## ResonantLowPassFilter
module ResonantLowPassFilter(
    input clk,
    input signed [15:0] audio_in,
    input signed [15:0] cutoff,
    input signed [15:0] resonance,
    input signed [15:0] gain,
    input reset_n,
    output reg signed [15:0] filtered_audio
);
export LEC_CHECK = 0
export ABC_AREA = 1
export CAP_MARGIN = 20
export CELL_PAD_IN_SITES_DETAIL_PLACEMENT = 1
export CELL_PAD_IN_SITES_GLOBAL_PLACEMENT = 3
export CORE_ASPECT_RATIO = 0.71
export CORE_MARGIN = 7
export CORE_UTILIZATION = 40
export CTS_CLUSTER_DIAMETER = 34
export GPL_ROUTABILITY_DRIVEN = 1
export MAX_ROUTING_LAYER = met4
export MIN_ROUTING_LAYER = met2
export PLACE_DENSITY_LB_ADDON = 0.09
export SLEW_MARGIN = 30
export TNS_END_PERCENT = 25
create_clock -name core_clock -period 10.7 [get_ports {clk}]
run.sh (not shown) runs the stock make flow with config.mk's settings and CLKGATE_MAP_FILE=.
The baseline finished with timing, DRC and antenna clean.
Edit:
Settings changed: ABC_AREA 1 to unset, CELL_PAD_IN_SITES_DETAIL_PLACEMENT 1 to unset, CELL_PAD_IN_SITES_GLOBAL_PLACEMENT 3 to unset, CORE_ASPECT_RATIO 0.71 to unset, CORE_MARGIN 7 to 2, CORE_UTILIZATION 40 to 66, CTS_CLUSTER_DIAMETER 34 to unset, GPL_ROUTABILITY_DRIVEN 1 to unset, MAX_ROUTING_LAYER met4 to unset, MIN_ROUTING_LAYER met2 to unset, PLACE_DENSITY_LB_ADDON 0.09 to unset, SLEW_MARGIN 30 to 20, TNS_END_PERCENT 25 to unset.
Clock period 10.7 ns to 5.72 ns, I/O delays scaled along.
Effect: Now the flow completed, yet does not pass: setup timing; die size went down by well over a third; routed wire length went down by a quarter to a third; cell area hardly moves; via count went down by well over a third; clock-buffer cell count stays the same; setup slack loses 4.1 ns; non-clock buffer count went up by 253; critical path depth went up by 2.
Edit:
Settings changed: CAP_MARGIN 20 to 10, CORE_UTILIZATION 66 to 72, CTS_CLUSTER_DIAMETER set to 378.
Outcome: The new run reached the layout checks and failed them: setup timing; fmax fell by 1.8%; sequential share of layout area stays flat; wire length barely changes; setup slack got worse by 0.11 ns; via count rises by 2.2%; synthesized cell count stays the same; cell count decreases by 0.97%; hold slack gets worse by 0.020 ns; global-route usage rises by 2.1 points; final area drops by 0.62%.

Starting RTL as in the previous note.
Settings: LEC_CHECK=0, CAP_MARGIN=30, CELL_PAD_IN_SITES_DETAIL_PLACEMENT=1, CELL_PAD_IN_SITES_GLOBAL_PLACEMENT=3, CORE_ASPECT_RATIO=0.63, CORE_MARGIN=10, CORE_UTILIZATION=18, CTS_CLUSTER_DIAMETER=125, CTS_CLUSTER_SIZE=78, GPL_ROUTABILITY_DRIVEN=1, GPL_TIMING_DRIVEN=0, HOLD_SLACK_MARGIN=0.26, MAX_ROUTING_LAYER=met4, MIN_ROUTING_LAYER=met1, PLACE_DENSITY_LB_ADDON=0.1, SETUP_SLACK_MARGIN=1.22, SLEW_MARGIN=20, TNS_END_PERCENT=35; clock period 9.33 ns.
Edit:
--- a/flow/config.mk
+++ b/flow/config.mk
@@ -12,3 +12,3 @@
 export CORE_MARGIN = 10
-export CORE_UTILIZATION = 18
+export CORE_UTILIZATION = 39
 export CTS_CLUSTER_DIAMETER = 125
@@ -21,4 +21,3 @@
 export PLACE_DENSITY_LB_ADDON = 0.1
-export SETUP_SLACK_MARGIN = 1.22
-export SLEW_MARGIN = 20
+export SLEW_MARGIN = 40
 export TNS_END_PERCENT = 35
What happened: The changed run completed with no timing, DRC or antenna violations. Hold slack is better by 0.015 ns. Cell count went down by about 22%. Global-route usage increases by 9.0 points. First-iteration DRC count grows by about 27%. Flip-flop count is unchanged. Worst setup slack gets worse by 0.24 ns. Wire length came out lower by about 18%. Sequential share of layout area goes up by 0.50 points. Non-clock buffer count drops by 9.
Edit:
==> flow/config.mk (replaced) <==
export PLATFORM = sky130hd
export DESIGN_NAME = ResonantLowPassFilter
export DESIGN_NICKNAME = ResonantLowPassFilter
export VERILOG_FILES = /design/flow/design.v
export SDC_FILE = /design/flow/constraint.sdc
export NUM_CORES = 4
export LEC_CHECK = 0
export CAP_MARGIN = 20
export CORE_MARGIN = 2
export CORE_UTILIZATION = 64
export SLEW_MARGIN = 20
==> flow/constraint.sdc (replaced) <==
create_clock -name core_clock -period 6.75 [get_ports {clk}]
set_input_delay 1.3500 -clock core_clock [delete_from_list [all_inputs] [get_ports {clk}]]
set_output_delay 1.3500 -clock core_clock [all_outputs]
set_load 0.01 [all_outputs]
Result: Routed wire length is lower by 24%. Synthesized cell count does not change. Area after synthesis does not change. Final cell count is lower by 10%.
Edit:
--- a/flow/config.mk
+++ b/flow/config.mk
@@ -9,3 +9,3 @@
 export CORE_MARGIN = 2
-export CORE_UTILIZATION = 64
+export CORE_UTILIZATION = 40
 export SLEW_MARGIN = 20
The new run produced a clean layout.
Routed wire length rises slightly.
Area after synthesis is unchanged.
Die area rises by well over a third.
Edit:
--- a/flow/config.mk
+++ b/flow/config.mk
@@ -9,3 +9,4 @@
 export CORE_MARGIN = 2
-export CORE_UTILIZATION = 40
+export CORE_UTILIZATION = 72
+export PLACE_DENSITY = 0.95
 export SLEW_MARGIN = 20
==> flow/constraint.sdc (replaced) <==
create_clock -name core_clock -period 5.72 [get_ports {clk}]
set_input_delay 1.1440 -clock core_clock [delete_from_list [all_inputs] [get_ports {clk}]]
set_output_delay 1.1440 -clock core_clock [all_outputs]
set_load 0.01 [all_outputs]
This time the run ran to the end with violations: setup timing. First-iteration DRC count went up to 5.6 times its value. Core utilization went up by 42 points. Register-to-register slack got worse by 2.0 ns.

ResonantLowPassFilter again, from the RTL that the note above started with.
Design ResonantLowPassFilter, start of the top module:
module ResonantLowPassFilter(
    input clk,
    input signed [15:0] audio_in,
    input signed [15:0] cutoff,
    input signed [15:0] resonance,
    input signed [15:0] gain,
    input reset_n,
    output reg signed [15:0] filtered_audio
);
clock: 4.91 ns
lec_check: 0
cap_margin: 20
core_margin: 2
core_utilization: 68
cts_cluster_size: 61
hold_slack_margin: 0.3
max_routing_layer: met4
setup_slack_margin: 0.88
slew_margin: 20
The first run finished but fails on setup timing.
Change:
CORE_UTILIZATION = 61   (was 68)
MAX_ROUTING_LAYER = not set   (was met4)
TNS_END_PERCENT = 5   (was not set)
clock period = 3.81 ns   (was 4.91 ns; I/O delays follow)
The new run reached the layout checks and failed them: setup timing.
Global-route usage went down by 5.9 points.
Register-to-register slack got worse by 1.0 ns.
Wire length went down by 5.3%.
Change:
CORE_UTILIZATION = 40   (was 61)
CTS_CLUSTER_SIZE = not set   (was 61)
HOLD_SLACK_MARGIN = not set   (was 0.3)
SETUP_SLACK_MARGIN = 0.86   (was 0.88)
TNS_END_PERCENT = not set   (was 5)
clock period = 6.75 ns   (was 3.81 ns; I/O delays follow)
=>
- The changed run ran to the end with no violations
- register-to-register slack gains 2.9 ns
- global-route usage is lower by 11 points
- routed wire length is lower slightly
- synthesized area is unchanged
- sequential share of layout area is higher by 0.36 points
Change:
CORE_UTILIZATION = 72   (was 40)
MAX_ROUTING_LAYER = met4   (was not set)
PLACE_DENSITY_LB_ADDON = 0.07   (was not set)
SETUP_SLACK_MARGIN = not set   (was 0.86)
clock period = 6.47 ns   (was 6.75 ns; I/O delays follow)
Die size went down by 44%. Sequential cell count does not change. Worst setup slack got worse by 0.29 ns. Via count is higher by about 2%. Wire length goes down by about 3.3%. Cell count drops by 12%. Utilization climbs by 33 points. Clock skew went down by 0.0071 ns. Register-to-register slack got worse by 0.29 ns.
Change:
ABC_AREA = 1   (was not set)
CTS_CLUSTER_DIAMETER = 225   (was not set)
MAX_ROUTING_LAYER = not set   (was met4)
clock period = 5.75 ns   (was 6.47 ns; I/O delays follow)
After rerunning: The new run finished with setup timing left. Critical path depth goes down by 1. Wire length goes up by about 46%. Hold slack improved by 0.0088 ns. Cell count goes up by about 36%.
